## job 2227
==> flow/design.v (excerpt) <==
module part2 (
    clear,
    clock,
    digit,
    digit_valid,
    end_of_line,
    total,
    line_result
);
Size in the first run: about 9500 cells after synthesis, about 420 flip-flops, about 120 I/O pins.
Settings: LEC_CHECK=0, ABC_AREA=1, CAP_MARGIN=20, CELL_PAD_IN_SITES_DETAIL_PLACEMENT=0, CORE_ASPECT_RATIO=1.6, CORE_MARGIN=8, CORE_UTILIZATION=66, CTS_CLUSTER_DIAMETER=61, CTS_CLUSTER_SIZE=39, HOLD_SLACK_MARGIN=0.18, MAX_ROUTING_LAYER=met4, MIN_ROUTING_LAYER=met1, PLACE_DENSITY_LB_ADDON=0.13, SETUP_SLACK_MARGIN=1.84, SLEW_MARGIN=25; clock period 9.22 ns.
run.sh (not shown) runs the stock make flow with config.mk's settings and CLKGATE_MAP_FILE=.
Relative to job 2227, the following input files were edited for job 1947:
- PLACE_DENSITY_LB_ADDON: 0.13 -> unset
- HOLD_SLACK_MARGIN: 0.18 -> unset
- CTS_CLUSTER_SIZE: 39 -> unset
- CORE_MARGIN: 8 -> 2
- SLEW_MARGIN: 25 -> 20
- ABC_AREA: 1 -> unset
- CORE_ASPECT_RATIO: 1.6 -> unset
- SETUP_SLACK_MARGIN: 1.84 -> -0.32
- the clock period (ns, I/O delays scaled along): 9.22 -> 5.74
==> comparison <==
Job 2227 has lower worst supply voltage drop on vdd than job 1947. A dominant kind of combinational cell of adder cells is what job 1947 shows, while simple AND/OR/NAND/NOR gates belongs to job 2227. Looking across job 1947 and job 2227, the single run that reached the end with no open violations was job 2227. To summarise job 1947: no stage aborted, but the layout did not pass its checks, failing on setup timing. Area fraction in and, or, nand and nor cells after synthesis is higher on job 2227. Compared with job 2227, job 1947 shows average wire per standard cell that has gone up by a few percent.
### job 1947 -> job 9329
- removing CELL_PAD_IN_SITES_DETAIL_PLACEMENT (formerly 0)
- changing CORE_UTILIZATION from 66 to 40
- removing CTS_CLUSTER_DIAMETER (formerly 61)
- removing MAX_ROUTING_LAYER (formerly met4)
- removing MIN_ROUTING_LAYER (formerly met1)
- removing SETUP_SLACK_MARGIN (formerly -0.32)
- changing the clock period (ns, I/O delays scaled along) from 5.74 to 6.39
==> results <==
Per the final summary, job 9329 finished and its layout is clean on timing, DRC and antenna.
In the reports for job 9329 and job 1947, the smaller total internal power belongs to job 9329.
Diff job 1947..job 9329 | count of max-cap constraint violations | unchanged
Compared with job 1947, in job 9329 non-clock buffer count lower, power dropped about 21%, setup slack at placement has increased, logic gate share of total power lost 4.2 points.
Worst hold slack across all endpoints (lower): job 9329
Side by side, met2 layer usage reported by global route turned out lower in job 9329 than in job 1947.
Job 9329: wire length of the first global-routing pass 29000 microns below job 1947
Looking only at cell area, and setting everything else aside, the higher value of job 9329 and job 1947 goes to job 1947.
Relative to job 9329, the following input files were edited for job 8922:
- an added CTS_CLUSTER_DIAMETER of 228
- an added CTS_CLUSTER_SIZE of 37
- a change of CORE_UTILIZATION from 40 to 72
- a change of the clock period (ns, I/O delays scaled along) from 6.39 to 3.92
==> comparison <==
Job 8922: aborted in detailed placement (3_5_place_dp) (tool error). Job 8922 vs. job 9329: gate count after technology mapping has remained practically unchanged, post-synthesis cell type count was more or less identical, final weighted congestion in routability-driven placement now sits higher. Job 8922 ended up with a lower die size than job 9329 did. Looking at floorplan die height, job 8922 sits 92 microns lower than job 9329 does.
What job 2175 does differently from job 8922 at the input level:
- changing CTS_CLUSTER_DIAMETER from 228 to 400
- setting TNS_END_PERCENT to 5 for the first time
- setting ABC_AREA to 1 for the first time
- changing CTS_CLUSTER_SIZE from 37 to 10
- setting SETUP_SLACK_MARGIN to 1.31 for the first time
- setting PLACE_DENSITY to 0.39 for the first time
- changing the clock period (ns, I/O delays scaled along) from 3.92 to 4.39
### Flow results
- global routing (5_1_grt): job 2175 exited with error
- Compared with job 8922, job 2175 shows chip area from the yosys synthesis statistics higher by 5900 sq um.
- Looking at mux contribution to synthesized area across job 2175 and job 8922, the one that comes out higher is job 8922.
- Job 2175 — fraction of the mapped netlist area in simple logic gates 13 points higher, job 8922 as reference
- Diff job 8922 -> job 2175 | width of the die | up by a few percent
- | core area | job 2175 vs job 8922 | 12% higher |
- Overall die height, job 2175 and job 8922: higher on job 2175
- [job 2175 vs job 8922] number of cells in the yosys synthesis report: higher in job 2175

---

Starting RTL as in the previous note.
clock: 9.4 ns
lec_check: 0
cap_margin: 20
core_margin: 2
core_utilization: 12
slew_margin: 20
The first run finished with timing, DRC and antenna clean.
Then changed:
Settings changed: CELL_PAD_IN_SITES_DETAIL_PLACEMENT from default to 2, CORE_MARGIN 2 to 5, CORE_UTILIZATION 12 to 37, MAX_ROUTING_LAYER from default to met5.
Clock period 9.4 ns to 6.5 ns, I/O delays scaled along.
After rerunning: Now the flow aborted during global routing, error ODB-0269. Die size shrinks by 66%. Synthesized cell count does not change. Area after synthesis does not change.
Then changed:
Settings changed: CAP_MARGIN 20 to 25, CELL_PAD_IN_SITES_DETAIL_PLACEMENT 2 to 0, CORE_UTILIZATION 37 to 66, CTS_CLUSTER_DIAMETER from default to 55, CTS_CLUSTER_SIZE from default to 16, GPL_ROUTABILITY_DRIVEN from default to 1, MAX_ROUTING_LAYER met5 to met4, PLACE_DENSITY_LB_ADDON from default to 0.0.
This time the run finished but fails on negative setup slack.
Synthesized cell count does not change.
Die area came out lower by well over a third.
Area after synthesis stays the same.
Then changed:
Settings changed: CAP_MARGIN 25 to 20, CELL_PAD_IN_SITES_DETAIL_PLACEMENT 0 to default, CORE_MARGIN 5 to 2, CORE_UTILIZATION 66 to 40, CTS_CLUSTER_DIAMETER 55 to default, CTS_CLUSTER_SIZE 16 to default, GPL_ROUTABILITY_DRIVEN 1 to default, MAX_ROUTING_LAYER met4 to default, PLACE_DENSITY_LB_ADDON 0.0 to default.
Now the flow completed with no timing, DRC or antenna violations.
Utilization shrinks by 29 points.
Worst hold slack gets worse by 0.023 ns.
Register-to-register slack gets better by 0.22 ns.
Wire length goes down by 3.0%.
Count of clock-buffer cells in the layout rose by 11.
Fmax came out higher by 3.4%.
First-iteration DRC count decreases by 30%.
Via count goes down by 3.6%.
Die size grows by 57%.
Worst setup slack improves by 0.22 ns.
Then changed:
Settings changed: ABC_AREA from default to 1, CORE_UTILIZATION 40 to 72, CTS_CLUSTER_DIAMETER from default to 400, CTS_CLUSTER_SIZE from default to 100, PLACE_DENSITY from default to 0.39.
Clock period 6.5 ns to 4.39 ns, I/O delays scaled along.
What happened: This time the run did not get past global routing; synthesized area came out higher by roughly a tenth; synthesized cell count came out higher by well over a third; die area came out lower by well over a third.
Then changed:
Settings changed: ABC_AREA 1 to default, CORE_UTILIZATION 72 to 66, CTS_CLUSTER_DIAMETER 400 to default, CTS_CLUSTER_SIZE 100 to default, MAX_ROUTING_LAYER from default to met4, PLACE_DENSITY 0.39 to default.
Clock period 4.39 ns to 6.11 ns, I/O delays scaled along.
After rerunning: Now the flow finished with negative setup slack left. Area after synthesis fell by roughly a tenth. Die area fell slightly. Synthesized cell count fell by a quarter to a third.

---

Setup of garnet:
Starting RTL as in the previous note.
export LEC_CHECK = 0
export ABC_AREA = 1
export CAP_MARGIN = 20
export CORE_MARGIN = 2
export CORE_UTILIZATION = 72
export CTS_CLUSTER_DIAMETER = 400
export CTS_CLUSTER_SIZE = 100
export HOLD_SLACK_MARGIN = 0.29
export PLACE_DENSITY = 0.39
export SETUP_SLACK_MARGIN = 1.05
export SLEW_MARGIN = 20
export TNS_END_PERCENT = 5
create_clock -name core_clock -period 4.39 [get_ports {clock}]
Flow for garnet halted at global routing, error code GRT-0116.
Inputs modified between garnet and willow:
- PLACE_DENSITY: 0.39 -> unset
- SETUP_SLACK_MARGIN: 1.05 -> unset
- TNS_END_PERCENT: 5 -> unset
- CORE_UTILIZATION: 72 -> 40
- CTS_CLUSTER_DIAMETER: 400 -> unset
- CORE_MARGIN: 2 -> 9
- HOLD_SLACK_MARGIN: 0.29 -> unset
- MAX_ROUTING_LAYER: unset -> met4
- CTS_CLUSTER_SIZE: 100 -> unset
- ABC_AREA: 1 -> unset
- the clock period (ns, I/O delays scaled along): 4.39 -> 6.5
Results
- willow vs garnet: post-placement cell count down by more than a quarter
- In summary, willow completed successfully, with a layout that passed the timing, DRC and antenna checks.
- willow against garnet: cell row count went up; area of the core went up.
- Comparing garnet and willow, depth of the CTS H-tree is lower on garnet.
- The share of synthesized cell area in and-or and or-and compound cells of willow is higher than that of garnet.
- TritonCTS buffer count: willow higher than garnet
- Changes observed in willow relative to garnet: final weighted congestion of routability-driven global placement shrank by 19%; share of synthesized area spent on multiplexers went up.
- In willow, the sequential-to-total area share from yosys stat came out 1.6 points above the value in garnet.
For xenon, these inputs were changed with respect to willow:
- CORE_MARGIN: 9 -> 2
- CELL_PAD_IN_SITES_DETAIL_PLACEMENT: unset -> 0
- CTS_CLUSTER_DIAMETER: unset -> 61
- MIN_ROUTING_LAYER: unset -> met1
- CORE_UTILIZATION: 40 -> 57
- the clock period (ns, I/O delays scaled along): 6.5 -> 6.65
==> results <==
From willow to xenon the numbers moved as follows: setup slack of the critical path after layout higher, critical path depth lower, non-clock buffer count lower, final design utilization higher.
Edits applied to the flow inputs when going from xenon to onyx:
- removing MIN_ROUTING_LAYER (formerly met1)
- changing CORE_UTILIZATION from 57 to 66
- removing CTS_CLUSTER_DIAMETER (formerly 61)
- removing CELL_PAD_IN_SITES_DETAIL_PLACEMENT (formerly 0)
- changing the clock period (ns, I/O delays scaled along) from 6.65 to 6.23
==> comparison <==
Complete run, failing final checks: onyx, reason negative setup slack.
Compared with xenon, in onyx clock skew stayed essentially flat; die outline area fell by 13%; first-iteration DRC count rose by 30%; starting density of the core rose by 9.1 points.
Relative to xenon, the part of the cycle the worst path needs of onyx is higher by 8.4 points.

---

Setup of job 1562:
Starting RTL as in the previous note.
==> flow/design.v (excerpt) <==
module part2 (
    clear,
    clock,
    digit,
    digit_valid,
    end_of_line,
    total,
    line_result
);
==> flow/config.mk <==
export PLATFORM = sky130hd
export DESIGN_NAME = part2
export DESIGN_NICKNAME = part2
export VERILOG_FILES = /design/flow/design.v
export SDC_FILE = /design/flow/constraint.sdc
export NUM_CORES = 4
export LEC_CHECK = 0
export ABC_AREA = 1
export CAP_MARGIN = 20
export CORE_ASPECT_RATIO = 0.76
export CORE_MARGIN = 5
export CORE_UTILIZATION = 34
export CTS_CLUSTER_DIAMETER = 158
export GPL_ROUTABILITY_DRIVEN = 1
export MAX_ROUTING_LAYER = met4
export SLEW_MARGIN = 20
export TNS_END_PERCENT = 65
==> flow/constraint.sdc <==
create_clock -name core_clock -period 5.9 [get_ports {clock}]
set_input_delay 1.1800 -clock core_clock [delete_from_list [all_inputs] [get_ports {clock}]]
set_output_delay 1.1800 -clock core_clock [all_outputs]
set_load 0.01 [all_outputs]
## Diff of input files: job 8604 against job 1562
- GPL_ROUTABILITY_DRIVEN no longer set, was 1
- CTS_CLUSTER_DIAMETER no longer set, was 158
- MAX_ROUTING_LAYER no longer set, was met4
- CORE_UTILIZATION now 66, was 34
- ABC_AREA no longer set, was 1
- CORE_ASPECT_RATIO no longer set, was 0.76
- CORE_MARGIN now 2, was 5
- TNS_END_PERCENT no longer set, was 65
- the clock period (ns, I/O delays scaled along) now 5.32, was 5.9
Findings:
Cmp job 8604 and job 1562 / chip area in the Yosys report / higher: job 1562
FAIL job 8604 @ global routing (5_1_grt): tool exited with error
Going from job 1562 to job 8604, area of the core went down by about 54%, last weighted congestion value of the routability-driven placer went down by about 0.3%.
Input changes introduced in job 6154 (baseline for comparison: job 8604):
- putting MAX_ROUTING_LAYER at met4 where nothing was set
- swapping 2 for 9 in CORE_MARGIN
- swapping 66 for 40 in CORE_UTILIZATION
- putting SETUP_SLACK_MARGIN at 1.67 where nothing was set
- swapping 5.32 for 6.5 in the clock period (ns, I/O delays scaled along)
Notes after the runs:
Job 8604 and job 6154: one clean run, job 6154; the rest did not finish clean.
Job 8604 got as far as global routing (5_1_grt), where a tool error ended the run.
Total cell area at the placement stage, job 6154 vs job 8604: down by more than 10%
| count of instances resized after the clock tree is built | job 6154 vs job 8604 | 23% higher |
Comparing job 6154 and job 8604, routability congestion estimate from global placement is lower on job 6154.
Summary of job 6154 over job 8604: flip-flop and latch count after synthesis has remained practically unchanged, post-synthesis area per instance has remained practically unchanged, post-synthesis compound-gate area fraction has remained practically unchanged, initial cell density of the core has decreased, number of I/O pins has remained practically unchanged.
Input-level comparison between job 4271 and job 6154:
- clearing SETUP_SLACK_MARGIN, which used to be 1.67
- swapping 40 for 72 in CORE_UTILIZATION
- swapping 9 for 2 in CORE_MARGIN
- clearing MAX_ROUTING_LAYER, which used to be met4
- swapping 20 for 10 in CAP_MARGIN
- putting ABC_AREA at 1 where nothing was set
- swapping 6.5 for 8.05 in the clock period (ns, I/O delays scaled along)
==> results <==
Job 4271 gives more part of the power in the clock network than job 6154 did.
Job 4271 vs. job 6154: layout overhead on the synthesized area has decreased, synthesized cell count has increased, cell count along the critical path has increased, wire length of the first global-routing pass has increased.
The last weighted congestion value of the routability-driven placer of job 4271 exceeds that of job 6154 by 21%.
Job 4271 vs. job 6154: total length of routed wires moved up, register-to-register slack moved up, largest net degree at the start of global routing moved up, via count of the first global-routing pass moved up, power moved down.
Power figures rest on the tool's default switching activity, not on a simulated workload.
